==> flow/design.v <==
module PE(
    rst_n,
    in_valid,
    clk,
    up_in,
    left_in,
    right_out,
    down_out,
    result_out
);
input clk;
input rst_n;
input [7:0] up_in, left_in;
input in_valid;
output reg [7:0] right_out, down_out;
output reg [31:0] result_out;
always @(posedge clk or negedge rst_n) begin
    if(!rst_n) begin
        result_out <= 0;
        right_out <= 0;
        down_out <= 0;
    end
    else if(in_valid) begin
        result_out <= 0;
        right_out <= 0;
        down_out <= 0;
    end
    else begin
        result_out <= result_out + up_in * left_in;
        right_out <= left_in;
        down_out <= up_in;
    end
end
endmodule
module buffer (
    input clk,
    input rst_n,
    input in_valid,
    input [31:0] data_in,
    output reg [31:0] data_out
);
reg [7:0] r1_temp1;
reg [7:0] r2_temp1, r2_temp2;
reg [7:0] r3_temp1, r3_temp2, r3_temp3;
always @(posedge clk or negedge rst_n) begin
    if (!rst_n) begin
        data_out <= 32'b0;
        r1_temp1 <= 8'b0;
        r2_temp1 <= 8'b0;
        r2_temp2 <= 8'b0;
        r3_temp1 <= 8'b0;
        r3_temp2 <= 8'b0;
        r3_temp3 <= 8'b0;
    end 
    else if(in_valid) begin
        data_out <= 32'b0;
        r1_temp1 <= 8'b0;
        r2_temp1 <= 8'b0;
        r2_temp2 <= 8'b0;
        r3_temp1 <= 8'b0;
        r3_temp2 <= 8'b0;
        r3_temp3 <= 8'b0;
    end
    else begin
        r1_temp1 <= data_in[23:16];
        r2_temp1 <= r2_temp2;
        r2_temp2 <= data_in[15:8];
        r3_temp1 <= r3_temp2;
        r3_temp2 <= r3_temp3;
        r3_temp3 <= data_in[7:0];
        data_out <= {data_in[31:24], r1_temp1, r2_temp1, r3_temp1};
    end
end 
endmodule
module systolic_array(
    rst_n,
    in_valid,
    clk,
    in_a,
    in_b,
    out_c_r1,
    out_c_r2,
    out_c_r3,
    out_c_r4
);
input rst_n;
input in_valid;
input clk;
input [31:0] in_a;
input [31:0] in_b;
output [127:0] out_c_r1; 
output [127:0] out_c_r2;
output [127:0] out_c_r3;
output [127:0] out_c_r4;
wire [7:0] vertical_wire[4:0][3:0]; 
wire [7:0] horizontal_wire[3:0][4:0];  
wire [31:0] c_wire[3:0][3:0]; 
assign vertical_wire[0][0] = in_b[31:24];  
assign vertical_wire[0][1] = in_b[23:16];  
assign vertical_wire[0][2] = in_b[15:8];  
assign vertical_wire[0][3] = in_b[7:0];   
assign horizontal_wire[0][0] = in_a[31:24];  
assign horizontal_wire[1][0] = in_a[23:16];  
assign horizontal_wire[2][0] = in_a[15:8];   
assign horizontal_wire[3][0] = in_a[7:0];    
genvar i,j;
generate
    for(i=0;i<4;i=i+1) begin:ROW
        for(j=0;j<4;j=j+1) begin:COL
            PE pe(
                .rst_n(rst_n),
                .in_valid(in_valid),
                .clk(clk),
                .up_in(vertical_wire[i][j]),
                .left_in(horizontal_wire[i][j]),
                .right_out(horizontal_wire[i][j+1]),
                .down_out(vertical_wire[i+1][j]),
                .result_out(c_wire[i][j])
            );
        end
    end
endgenerate
assign out_c_r1 = {c_wire[0][0], c_wire[0][1], c_wire[0][2], c_wire[0][3]};
assign out_c_r2 = {c_wire[1][0], c_wire[1][1], c_wire[1][2], c_wire[1][3]};
assign out_c_r3 = {c_wire[2][0], c_wire[2][1], c_wire[2][2], c_wire[2][3]};
assign out_c_r4 = {c_wire[3][0], c_wire[3][1], c_wire[3][2], c_wire[3][3]};
endmodule
module TPU(
    clk,
    rst_n,
    in_valid,
    K,
    M,
    N,
    busy,
    A_wr_en,
    A_index,
    A_data_in,
    A_data_out,
    B_wr_en,
    B_index,
    B_data_in,
    B_data_out,
    C_wr_en,
    C_index,
    C_data_in,
    C_data_out
);
input clk;
input rst_n;
input            in_valid;
input [7:0]      K;
input [7:0]      M;
input [7:0]      N;
output reg       busy;
output reg          A_wr_en;
output reg [15:0]   A_index;
output     [31:0]   A_data_in;
input  [31:0]       A_data_out;
output reg          B_wr_en;
output reg [15:0]   B_index;
output     [31:0]   B_data_in;
input  [31:0]       B_data_out;
output reg          C_wr_en;
output reg [15:0]   C_index;
output reg [127:0]  C_data_in;
input  [127:0]      C_data_out;
assign A_data_in = 32'd0;
assign B_data_in = 32'd0;
reg [31:0] A_buffer_in, B_buffer_in;
reg [31:0] A_buffer_out, B_buffer_out;
wire [127:0] c_out[3:0];
buffer weight_buffer_A (
    .clk(clk),
    .rst_n(rst_n),
    .in_valid(in_valid),
    .data_in(A_buffer_in),
    .data_out(A_buffer_out)
);
buffer input_buffer_B (
    .clk(clk),
    .rst_n(rst_n),
    .in_valid(in_valid),
    .data_in(B_buffer_in),
    .data_out(B_buffer_out)
);
reg sa_valid;
systolic_array SA (
    .rst_n(rst_n),
    .in_valid(sa_valid),
    .clk(clk),
    .in_a(A_buffer_out),
    .in_b(B_buffer_out),
    .out_c_r1(c_out[0]),
    .out_c_r2(c_out[1]),
    .out_c_r3(c_out[2]),
    .out_c_r4(c_out[3])
);
reg [7:0] M_reg, N_reg, K_reg;
reg [7:0] tile_m, tile_n, tile_k;
reg [7:0] max_tile_m, max_tile_n, max_tile_k;
wire [127:0] c_row0 = c_out[0];
wire [127:0] c_row1 = c_out[1];
wire [127:0] c_row2 = c_out[2];
wire [127:0] c_row3 = c_out[3];
integer i, j;
localparam IDLE = 3'd0;
localparam LOAD = 3'd1;
localparam CALC = 3'd2;
localparam WRITEBACK = 3'd3;
localparam DONE = 3'd4;
reg [3:0] state, next_state;
reg [7:0] load_cnt, calc_cnt, wb_cnt;
reg [15:0] A_addr, B_addr, C_addr;
always @(*) begin
    if(tile_k == max_tile_k - 1) begin
        if(tile_k * 4 + load_cnt > K_reg) begin
            A_addr = (((tile_m * K_reg) + K_reg)) ;
            B_addr = (((tile_n * K_reg) + K_reg));
        end
        else begin
            A_addr = (((tile_m * K_reg) + (tile_k * 4))) + load_cnt;
            B_addr = (((tile_n * K_reg) + (tile_k * 4))) + load_cnt;
        end
    end
    else begin
        A_addr = (((tile_m * K_reg) + (tile_k * 4))) + load_cnt;
        B_addr = (((tile_n * K_reg) + (tile_k * 4))) + load_cnt;
    end
    C_addr = ((tile_n * M_reg) + (tile_m * 4)) + wb_cnt;
end
reg [15:0] next_tile_m, next_tile_n;
always @(*) begin
    if(tile_n < max_tile_n - 1) begin
        next_tile_n = tile_n + 1;
        next_tile_m = tile_m;
    end
    else begin
        next_tile_n = 0;
        if(tile_m < max_tile_m - 1) begin
            next_tile_m = tile_m + 1;
        end
        else begin
            next_tile_m = 0;
        end
    end
end
always @(posedge clk or negedge rst_n) begin
    if(!rst_n) begin
        M_reg <= 0;
        N_reg <= 0;
        K_reg <= 0;
        max_tile_m <= 0;
        max_tile_n <= 0; 
        max_tile_k <= 0;
        tile_k <= 0;
    end
    else if(in_valid) begin
        M_reg <= M;
        N_reg <= N;
        K_reg <= K;
        max_tile_m <= (M + 3) >> 2;  
        max_tile_n <= (N + 3) >> 2; 
        max_tile_k <= (K + 3) >> 2; 
        tile_k <= 0;
    end
end
always @(*) begin
    case(state)
        IDLE: begin
            if(in_valid)
                next_state = LOAD;
            else
                next_state = IDLE;
        end
        LOAD: begin
            if(load_cnt > K_reg || tile_k * 4 + load_cnt > K_reg) 
                next_state = CALC;
            else
                next_state = LOAD;
        end
        CALC: begin
            if(calc_cnt == 7)
                next_state = WRITEBACK;    
            else
                next_state = CALC;
        end
        WRITEBACK: begin
            if(wb_cnt > 3 || tile_m * 4 + wb_cnt >= M_reg) begin
                if(tile_n < max_tile_n - 1 || tile_m < max_tile_m - 1)
                    next_state = LOAD;
                else
                    next_state = DONE;
            end
            else
                next_state = WRITEBACK;
        end
        DONE: begin
            next_state = IDLE;
        end
        default: next_state = IDLE;
    endcase
end
always @(posedge clk or negedge rst_n) begin
    if(!rst_n) begin
        busy <= 0;
        A_wr_en <= 0;
        B_wr_en <= 0;
        C_wr_en <= 0;
        A_index <= 0;
        B_index <= 0;
        C_index <= 0;
        load_cnt <= 0;
        calc_cnt <= 0;
        wb_cnt <= 0;
        sa_valid <= 0;
        tile_m <= 0;
        tile_n <= 0;
        state <= IDLE;
    end
    else begin
        state <= next_state;
        case(state)
            IDLE: begin
                if(in_valid) begin
                    busy <= 1;
                    load_cnt <= 0;
                    calc_cnt <= 0;
                    wb_cnt <= 0;
                    sa_valid <= 1;
                end
                else begin
                    busy <= 0;
                end
                A_buffer_in <= 0;
                B_buffer_in <= 0;
                C_wr_en <= 0;
            end
            LOAD: begin
                A_index <= A_addr;
                B_index <= B_addr;
                sa_valid <= 0;
                if(tile_k * 4 + load_cnt > K_reg) begin
                    A_buffer_in <= 0; 
                    B_buffer_in <= 0;
                end
                else if(load_cnt == 0) begin
                    A_buffer_in <= 0; 
                    B_buffer_in <= 0;
                end
                else begin
                    A_buffer_in <= A_data_out;
                    B_buffer_in <= B_data_out;
                end
                if(load_cnt > K_reg) begin
                    load_cnt <= 0;
                end
                else begin
                    load_cnt <= load_cnt + 1;
                end
            end
            CALC: begin
                A_buffer_in <= 0;
                B_buffer_in <= 0;
                if(calc_cnt == 7) begin
                    calc_cnt <= 0;
                end
                else begin
                    calc_cnt <= calc_cnt + 1;
                end
            end
            WRITEBACK: begin
                if(wb_cnt <= 3 && tile_m * 4 + wb_cnt < M_reg) begin
                    C_wr_en <= 1;
                    C_index <= C_addr;
                    C_data_in <= c_out[wb_cnt];
                    wb_cnt <= wb_cnt + 1;
                end
                else begin
                    C_wr_en <= 0;
                    sa_valid <= 1;
                    tile_m <= next_tile_m;
                    tile_n <= next_tile_n;
                    wb_cnt <= 0;
                end
            end
            DONE: begin
                busy <= 0;
                C_wr_en <= 0;
            end
        endcase
        if(in_valid) begin
            tile_m <= 0;
            tile_n <= 0;
        end
    end
end
endmodule
Settings: LEC_CHECK=0, CAP_MARGIN=20, CORE_MARGIN=2, CORE_UTILIZATION=66, SLEW_MARGIN=20; clock period 5.33 ns.
run.sh (not shown) runs the stock make flow with config.mk's settings and CLKGATE_MAP_FILE=.
Edit:
Settings changed: CORE_UTILIZATION 66 to 40, PLACE_DENSITY set to 0.6.
Clock period 5.33 ns to 5.82 ns, I/O delays scaled along.
What happened: Global-route usage went down by 12 points. Routed wire length went up by 5.4%. Critical path depth went down by 1. Fmax went down by 6.1%. Die size went up by 64%. Sequential power went down by about 8%. Combinational power went down by about 10%. Worst setup slack gains 0.16 ns.
Edit:
Settings changed: ABC_AREA set to 1, CORE_UTILIZATION 40 to 69, CTS_CLUSTER_SIZE set to 98.
Clock period 5.82 ns to 4.99 ns, I/O delays scaled along.
Result:
- cell area rose by 4.1%
- clock power is higher by about 20%
- via count rises by 25%
- core utilization grows by 31 points
- wire length grows by 15%
Edit:
Settings changed: CORE_UTILIZATION 69 to 70, CTS_CLUSTER_SIZE 98 to not set, HOLD_SLACK_MARGIN set to 0.28, PLACE_DENSITY 0.6 to not set, SETUP_SLACK_MARGIN set to -0.32.
Clock period 4.99 ns to 4.08 ns, I/O delays scaled along.
Result: With this change the flow completed and failed the layout checks on negative setup slack; critical path depth climbs by 3; global-route usage climbs by 3.1 points; non-clock buffer count climbs by 992; synthesized area is unchanged; worst setup slack is worse by 0.79 ns; count of clock-buffer cells in the layout climbs by 22; final cell count climbs by about 6%; maximum frequency climbs by about 2.6%.
Edit:
Settings changed: ABC_AREA 1 to not set, CAP_MARGIN 20 to 40, CORE_UTILIZATION 70 to 72, CTS_CLUSTER_DIAMETER set to 204, CTS_CLUSTER_SIZE set to 15, HOLD_SLACK_MARGIN 0.28 to not set, PLACE_DENSITY_LB_ADDON set to 0.03, SETUP_SLACK_MARGIN -0.32 to 1.51.
Clock period 4.08 ns to 5.14 ns, I/O delays scaled along.
=> The changed run passed the timing, design-rule and antenna checks. Non-clock buffer count falls by 578. Cell area falls by 9.6%. Worst hold slack loses 0.22 ns. Via count falls by 22%. Worst setup slack gains 0.70 ns.
Edit:
Settings changed: CAP_MARGIN 40 to 20, CORE_UTILIZATION 72 to 70, CTS_CLUSTER_DIAMETER 204 to not set, CTS_CLUSTER_SIZE 15 to not set, PLACE_DENSITY_LB_ADDON 0.03 to not set, SETUP_SLACK_MARGIN 1.51 to 1.08.
Clock period 5.14 ns to 4.38 ns, I/O delays scaled along.
After rerunning: This time the run finished with negative setup slack left; setup slack is worse by 0.97 ns; total power rose by 46%; hold slack is worse by 0.21 ns.

---

v37:
RTL: the design.v shown in full above, as it stands there.
==> flow/config.mk <==
export PLATFORM = sky130hd
export DESIGN_NAME = TPU
export DESIGN_NICKNAME = TPU
export VERILOG_FILES = /design/flow/design.v
export SDC_FILE = /design/flow/constraint.sdc
export NUM_CORES = 4
export LEC_CHECK = 0
export ABC_AREA = 0
export CAP_MARGIN = 5
export CELL_PAD_IN_SITES_DETAIL_PLACEMENT = 0
export CORE_ASPECT_RATIO = 1.44
export CORE_MARGIN = 2
export CORE_UTILIZATION = 46
export CTS_CLUSTER_DIAMETER = 113
export GPL_TIMING_DRIVEN = 1
export HOLD_SLACK_MARGIN = 0.08
export MAX_ROUTING_LAYER = met5
export PLACE_DENSITY_LB_ADDON = 0.04
export SLEW_MARGIN = 20
==> flow/constraint.sdc <==
create_clock -name core_clock -period 4.74 [get_ports {clk}]
set_input_delay 0.9480 -clock core_clock [delete_from_list [all_inputs] [get_ports {clk}]]
set_output_delay 0.9480 -clock core_clock [all_outputs]
set_load 0.01 [all_outputs]
The flow completed for v37, but it is not clean: the layout still shows negative setup slack.
diff inputs: v37 => v14
# v37
export LEC_CHECK = 0
export ABC_AREA = 0
export CAP_MARGIN = 5
export CELL_PAD_IN_SITES_DETAIL_PLACEMENT = 0
export CORE_ASPECT_RATIO = 1.44
export CORE_MARGIN = 2
export CORE_UTILIZATION = 46
export CTS_CLUSTER_DIAMETER = 113
export GPL_TIMING_DRIVEN = 1
export HOLD_SLACK_MARGIN = 0.08
export MAX_ROUTING_LAYER = met5
export PLACE_DENSITY_LB_ADDON = 0.04
export SLEW_MARGIN = 20
create_clock -name core_clock -period 4.74 [get_ports {clk}]
# v14
export LEC_CHECK = 0
export CAP_MARGIN = 20
export CORE_MARGIN = 2
export CORE_UTILIZATION = 70
export PLACE_DENSITY = 0.6
export SLEW_MARGIN = 20
create_clock -name core_clock -period 5.82 [get_ports {clk}]
### Flow results
v14 completed end to end with timing, DRC and antenna clean.
When v14 is measured against v37, its clock power share turns out 2.7 points higher.
Comparing v37 against v14, there is no change at all in synthesized cell count.
Looking at number of cells on the critical path across v14 and v37, the one that comes out higher is v37.
Against v37, the final cell area of v14 is lower.
Cmp v14 vs v37: overall routed net length lower in v14
Here is what was changed in the inputs of v15 compared with v14.
# v14
export LEC_CHECK = 0
export CAP_MARGIN = 20
export CORE_MARGIN = 2
export CORE_UTILIZATION = 70
export PLACE_DENSITY = 0.6
export SLEW_MARGIN = 20
create_clock -name core_clock -period 5.82 [get_ports {clk}]
# v15
export LEC_CHECK = 0
export CAP_MARGIN = 20
export CELL_PAD_IN_SITES_GLOBAL_PLACEMENT = 2
export CORE_MARGIN = 2
export CORE_UTILIZATION = 40
export GPL_ROUTABILITY_DRIVEN = 0
export GPL_TIMING_DRIVEN = 0
export HOLD_SLACK_MARGIN = 0.1
export PLACE_DENSITY = 0.6
export SETUP_SLACK_MARGIN = 0.28
export SLEW_MARGIN = 15
create_clock -name core_clock -period 6.5 [get_ports {clk}]
Notes after the runs:
Delta (v15 minus v14): die size grew by 0.11 mm2, antenna diode instance count rose 12, maximum cell stage delay along the critical path now sits higher. Summary: with v14 as the reference, final layout net count in v15 moved up by a few percent. Looking at relative slew slack across v15 and v14, the one that comes out higher is v15. Delta (v15 minus v14): ratio of final minimum period to clock period moved down; final cell count without fillers rose 1710; total number of cells along the worst setup path saw a decrease. Between v15 and v14, the difference in area of the multi-input gates is negligible.
diff inputs: v15 => v49
# v15
export LEC_CHECK = 0
export CAP_MARGIN = 20
export CELL_PAD_IN_SITES_GLOBAL_PLACEMENT = 2
export CORE_MARGIN = 2
export CORE_UTILIZATION = 40
export GPL_ROUTABILITY_DRIVEN = 0
export GPL_TIMING_DRIVEN = 0
export HOLD_SLACK_MARGIN = 0.1
export PLACE_DENSITY = 0.6
export SETUP_SLACK_MARGIN = 0.28
export SLEW_MARGIN = 15
create_clock -name core_clock -period 6.5 [get_ports {clk}]
# v49
export LEC_CHECK = 0
export CAP_MARGIN = 15
export CORE_MARGIN = 2
export CORE_UTILIZATION = 70
export CTS_CLUSTER_SIZE = 17
export SETUP_SLACK_MARGIN = 0.54
export SLEW_MARGIN = 20
create_clock -name core_clock -period 4.38 [get_ports {clk}]
### Flow results
- v49: all stages done; final checks FAILED (negative setup slack).
- v15 → v49: core occupancy in the finished layout climbed 45 points, total setup buffers inserted after CTS climbed 229, overall track demand over capacity in global routing climbed 14 points, area of all sequential standard cells climbed 270 um2.
- v49: slew of the pin with the lowest slew margin 0.28 ns above v15
- Taking v15 as the reference, in v49 clock-buffer cell count has decreased, minimum clock period after layout decreased 0.76 ns, met3 global-route usage saw an increase, wire length on met2 up about 7%.
Power and IR drop assume default switching activity.
